Design CS, start of the top module:
module CS(clk, reset, X, Y);
	input clk, reset; 
	input [7:0] X;
	output [9:0] Y;
	reg [9:0] X1,X2, X3, X4, X5, X6, X7, X8, X9;
	wire[9:0] avg_w;
	reg [9:0] avg;
	reg [9:0] appr;
	wire[9:0] Y_keep_w;
	reg [9:0] Y;
	reg [12:0] avg_dividend;
	reg [12:0] Y_dividend;
	reg [12:0] total_num;
	reg [9:0] least;
	wire [12:0] avg_dis = 13'd9;
	wire [12:0] Y_dis = 13'd8;
	always @(negedge clk) begin
		if(reset) begin
			X1 <= 0; X2 <= 0; X3 <= 0; X4 <= 0; X5 <= 0; X6 <= 0; X7 <= 0; X8 <= 0; X9 <= 0;
			avg_dividend <= 0;
			total_num <= 0;
		end  
		else begin 
			if (total_num < 9)
				total_num <= total_num + 1;
			X1 <= X2;
			X2 <= X3;
			X3 <= X4;
			X4 <= X5;
			X5 <= X6;
			X6 <= X7;
			X7 <= X8;
			X8 <= X9;
			X9 <= X;
			avg_dividend <= X2+X3+X4+X5+X6+X7+X8+X9+X; 	
		end  
	end  
	calc c1(avg_dividend, avg_dis, avg_w);
	always @(*) begin
		avg = avg_w;
		appr = X1;
		least = 1000;
		if( (avg >= X1) && (avg - X1) < least) begin
			appr = X1;
			least = avg - X1;
		end
		if(avg >= X2 && (avg - X2) < least) begin
			appr = X2;
			least = avg - X2;
		end
		if(avg >= X3 && (avg - X3) < least) begin
			appr = X3;
			least = avg - X3;
		end
		if(avg >= X4 && (avg - X4) < least) begin
			appr = X4;
			least = avg - X4;
		end
		if(avg >= X5 && (avg - X5) < least) begin
			appr = X5;
			least = avg - X5;
		end
		if(avg >= X6 && (avg - X6) < least) begin
			appr = X6;
  ...
Settings: LEC_CHECK=0, CAP_MARGIN=20, CORE_MARGIN=3, CORE_UTILIZATION=40, GPL_ROUTABILITY_DRIVEN=0, GPL_TIMING_DRIVEN=0, HOLD_SLACK_MARGIN=0.26, MAX_ROUTING_LAYER=met4, MIN_ROUTING_LAYER=met2, SLEW_MARGIN=5, TNS_END_PERCENT=85; clock period 70.0 ns.
run.sh (not shown) runs the stock make flow with config.mk's settings and CLKGATE_MAP_FILE=.
The first run completed without violations.
Then changed:
ABC_AREA = 1   (was not set)
CORE_ASPECT_RATIO = 1.19   (was not set)
CORE_MARGIN = 5   (was 3)
CORE_UTILIZATION = 59   (was 40)
CTS_CLUSTER_SIZE = 98   (was not set)
GPL_ROUTABILITY_DRIVEN = not set   (was 0)
GPL_TIMING_DRIVEN = not set   (was 0)
HOLD_SLACK_MARGIN = not set   (was 0.26)
MAX_ROUTING_LAYER = not set   (was met4)
MIN_ROUTING_LAYER = not set   (was met2)
PLACE_DENSITY_LB_ADDON = 0.08   (was not set)
SLEW_MARGIN = 20   (was 5)
TNS_END_PERCENT = 15   (was 85)
What happened:
- The new run ran to the end with no violations
- routed wire length goes down by about 11%
- setup slack improves by 1.3 ns
- sequential share of layout area is higher by 1.6 points
- non-clock buffer count fell by 135
- critical path depth is higher by 28
- synthesized cell count goes up by about 17%
- worst hold slack is worse by 0.042 ns
- clock skew shrinks by 0.0046 ns
- synthesized area is lower by about 2.2%
- cell area decreases by about 12%
Then changed:
ABC_AREA = 0   (was 1)
CTS_CLUSTER_DIAMETER = 291   (was not set)
PLACE_DENSITY = 0.42   (was not set)
PLACE_DENSITY_LB_ADDON = not set   (was 0.08)
The changed run went through all stages and came out clean.
Die size grows by 2.1%.
Area after synthesis grows by 2.2%.
Core utilization grows by 2.6 points.
Synthesized cell count shrinks by 15%.
Non-clock buffer count grows by 71.
Count of clock-buffer cells in the layout shrinks by 1.
Then changed:
ABC_AREA = not set   (was 0)
CORE_ASPECT_RATIO = not set   (was 1.19)
CORE_MARGIN = 2   (was 5)
CORE_UTILIZATION = 40   (was 59)
CTS_CLUSTER_DIAMETER = not set   (was 291)
CTS_CLUSTER_SIZE = not set   (was 98)
MAX_ROUTING_LAYER = met4   (was not set)
PLACE_DENSITY = not set   (was 0.42)
TNS_END_PERCENT = 85   (was 15)
Effect:
- The new run finished with timing, DRC and antenna clean
- hold slack loses 0.0056 ns
- global-route usage decreases by 7.5 points
- sequential share of layout area is lower by 0.35 points
- utilization drops by 20 points
- wire length grows by 0.53%
- register-to-register slack is worse by 0.14 ns
- count of clock-buffer cells in the layout does not change
- non-clock buffer count came out higher by 8
- sequential cell count does not change
Then changed:
MAX_ROUTING_LAYER = not set   (was met4)
TNS_END_PERCENT = not set   (was 85)
Outcome: The changed run finished clean; synthesized area does not change; global-route usage drops by 0.36 points; core utilization drops by 0.25 points; count of clock-buffer cells in the layout stays the same; setup slack gets better by 0.16 ns; sequential share of layout area hardly moves; routed wire length drops by 0.95%; synthesized cell count is unchanged; flip-flop count does not change.
Then changed:
ABC_AREA = 1   (was not set)
CORE_MARGIN = 3   (was 2)
CTS_CLUSTER_SIZE = 35   (was not set)
GPL_ROUTABILITY_DRIVEN = 0   (was not set)
GPL_TIMING_DRIVEN = 0   (was not set)
HOLD_SLACK_MARGIN = 0.26   (was not set)
MAX_ROUTING_LAYER = met4   (was not set)
MIN_ROUTING_LAYER = met1   (was not set)
SLEW_MARGIN = 5   (was 20)
TNS_END_PERCENT = 85   (was not set)
=>
- critical path depth went up by 49
- worst hold slack degrades by 0.036 ns
- flip-flop count stays the same
- design area went down by about 5.5%
- sequential share of layout area went up by 0.70 points
- synthesized cell count went up by about 17%
- setup slack improves by 1.1 ns
- count of clock-buffer cells in the layout stays the same
- utilization went down by 1.4 points

---

CS again, from the RTL that the note above started with.
## CS
module CS(clk, reset, X, Y);
	input clk, reset; 
	input [7:0] X;
	output [9:0] Y;
	reg [9:0] X1,X2, X3, X4, X5, X6, X7, X8, X9;
	wire[9:0] avg_w;
	reg [9:0] avg;
	reg [9:0] appr;
	wire[9:0] Y_keep_w;
	reg [9:0] Y;
	reg [12:0] avg_dividend;
	reg [12:0] Y_dividend;
	reg [12:0] total_num;
	reg [9:0] least;
	wire [12:0] avg_dis = 13'd9;
	wire [12:0] Y_dis = 13'd8;
	always @(negedge clk) begin
		if(reset) begin
			X1 <= 0; X2 <= 0; X3 <= 0; X4 <= 0; X5 <= 0; X6 <= 0; X7 <= 0; X8 <= 0; X9 <= 0;
			avg_dividend <= 0;
			total_num <= 0;
		end  
		else begin 
			if (total_num < 9)
				total_num <= total_num + 1;
			X1 <= X2;
			X2 <= X3;
			X3 <= X4;
			X4 <= X5;
			X5 <= X6;
			X6 <= X7;
			X7 <= X8;
			X8 <= X9;
			X9 <= X;
			avg_dividend <= X2+X3+X4+X5+X6+X7+X8+X9+X; 	
		end  
	end  
	calc c1(avg_dividend, avg_dis, avg_w);
	always @(*) begin
		avg = avg_w;
		appr = X1;
		least = 1000;
		if( (avg >= X1) && (avg - X1) < least) begin
			appr = X1;
			least = avg - X1;
		end
		if(avg >= X2 && (avg - X2) < least) begin
			appr = X2;
			least = avg - X2;
		end
		if(avg >= X3 && (avg - X3) < least) begin
			appr = X3;
			least = avg - X3;
		end
		if(avg >= X4 && (avg - X4) < least) begin
			appr = X4;
			least = avg - X4;
		end
		if(avg >= X5 && (avg - X5) < least) begin
			appr = X5;
			least = avg - X5;
		end
		if(avg >= X6 && (avg - X6) < least) begin
			appr = X6;
			least = avg - X6;
		end
		if(avg >= X7 && (avg - X7) < least) begin
			appr = X7;
			least = avg - X7;
		end
		if(avg >= X8 && (avg - X8) < least) begin
			appr = X8;
			least = avg - X8;
		end
		if(avg >= X9 && (avg - X9) < least) begin
			appr = X9;
			least = avg - X9;
		end
		Y_dividend = avg_dividend + avg_dis*appr;
	end  
	calc c2(Y_dividend, Y_dis, Y_keep_w);	
	always @(posedge clk) begin
		if (total_num >= 9)
			Y <= Y_keep_w;
	end 
endmodule
clock: 11.8 ns
lec_check: 0
cap_margin: 0
core_margin: 2
core_utilization: 72
cts_cluster_diameter: 394
cts_cluster_size: 50
place_density_lb_addon: 0.0
setup_slack_margin: 3.47
slew_margin: 20
The starting point died in detailed placement, error DPL-0038.
Change:
- CAP_MARGIN: 0 -> 20
- CORE_UTILIZATION: 72 -> 66
- CTS_CLUSTER_DIAMETER: 394 -> unset
- CTS_CLUSTER_SIZE: 50 -> unset
- PLACE_DENSITY_LB_ADDON: 0.0 -> unset
- SETUP_SLACK_MARGIN: 3.47 -> unset
- clock period: 11.8 -> 38.2 ns (I/O delays scaled with it)
Result: The changed run failed in clock tree synthesis; area after synthesis is unchanged; die size grows by 8.8%; synthesized cell count does not change.
Change:
- CORE_UTILIZATION: 66 -> 40
- MAX_ROUTING_LAYER: unset -> met4
- SLEW_MARGIN: 20 -> 5
- TNS_END_PERCENT: unset -> 85
- clock period: 38.2 -> 70.0 ns (I/O delays scaled with it)
What happened:
- Now the flow passed the timing, design-rule and antenna checks
- synthesized cell count does not change
- die area rose by 63%
- synthesized area does not change
Change:
- ABC_AREA: unset -> 0
- CORE_ASPECT_RATIO: unset -> 1.19
- CORE_MARGIN: 2 -> 5
- CORE_UTILIZATION: 40 -> 72
- CTS_CLUSTER_SIZE: unset -> 98
- MAX_ROUTING_LAYER: met4 -> unset
- PLACE_DENSITY: unset -> 0.42
- SLEW_MARGIN: 5 -> 20
- TNS_END_PERCENT: 85 -> 15
Effect: The changed run completed without violations; sequential cell count stays the same; final area decreases by 1.5%; via count goes up by 7.3%; area after synthesis stays the same; register-to-register slack degrades by 0.79 ns; synthesized cell count does not change; setup slack got worse by 0.79 ns.

---

CS again, from the RTL that the note above started with.
Settings: LEC_CHECK=0, ABC_AREA=1, CAP_MARGIN=20, CORE_ASPECT_RATIO=1.56, CORE_MARGIN=2, CORE_UTILIZATION=72, CTS_CLUSTER_DIAMETER=341, CTS_CLUSTER_SIZE=99, PLACE_DENSITY_LB_ADDON=0.07, SETUP_SLACK_MARGIN=2.45, SLEW_MARGIN=20; clock period 13.5 ns.
The first run aborted during 3_5_place_dp with DPL-0038.
Next try:
- CORE_ASPECT_RATIO: 1.56 -> 0.67
- PLACE_DENSITY_LB_ADDON: 0.07 -> unset
- SLEW_MARGIN: 20 -> 0
- TNS_END_PERCENT: unset -> 5
=>
- The new run ended with an error in 3_5_place_dp (DPL-0038)
- synthesized cell count is unchanged
- die size stays flat
- area after synthesis does not change
Next try:
- CORE_ASPECT_RATIO: 0.67 -> unset
- CTS_CLUSTER_DIAMETER: 341 -> unset
- CTS_CLUSTER_SIZE: 99 -> 36
- PLACE_DENSITY_LB_ADDON: unset -> 0.28
- SETUP_SLACK_MARGIN: 2.45 -> unset
- SLEW_MARGIN: 0 -> 20
- clock period: 13.5 -> 55.4 ns (I/O delays scaled with it)
=>
- With this change the flow died in 5_1_grt
- synthesized cell count is unchanged
- die area is about the same
- area after synthesis is unchanged
Next try:
- ABC_AREA: 1 -> unset
- CORE_UTILIZATION: 72 -> 45
- CTS_CLUSTER_SIZE: 36 -> unset
- PLACE_DENSITY_LB_ADDON: 0.28 -> unset
- TNS_END_PERCENT: 5 -> unset
- clock period: 55.4 -> 68.7 ns (I/O delays scaled with it)
After rerunning: The changed run passed the timing, design-rule and antenna checks. Synthesized cell count shrinks by 15%. Die size grows by about 60%. Area after synthesis grows by about 2.2%.
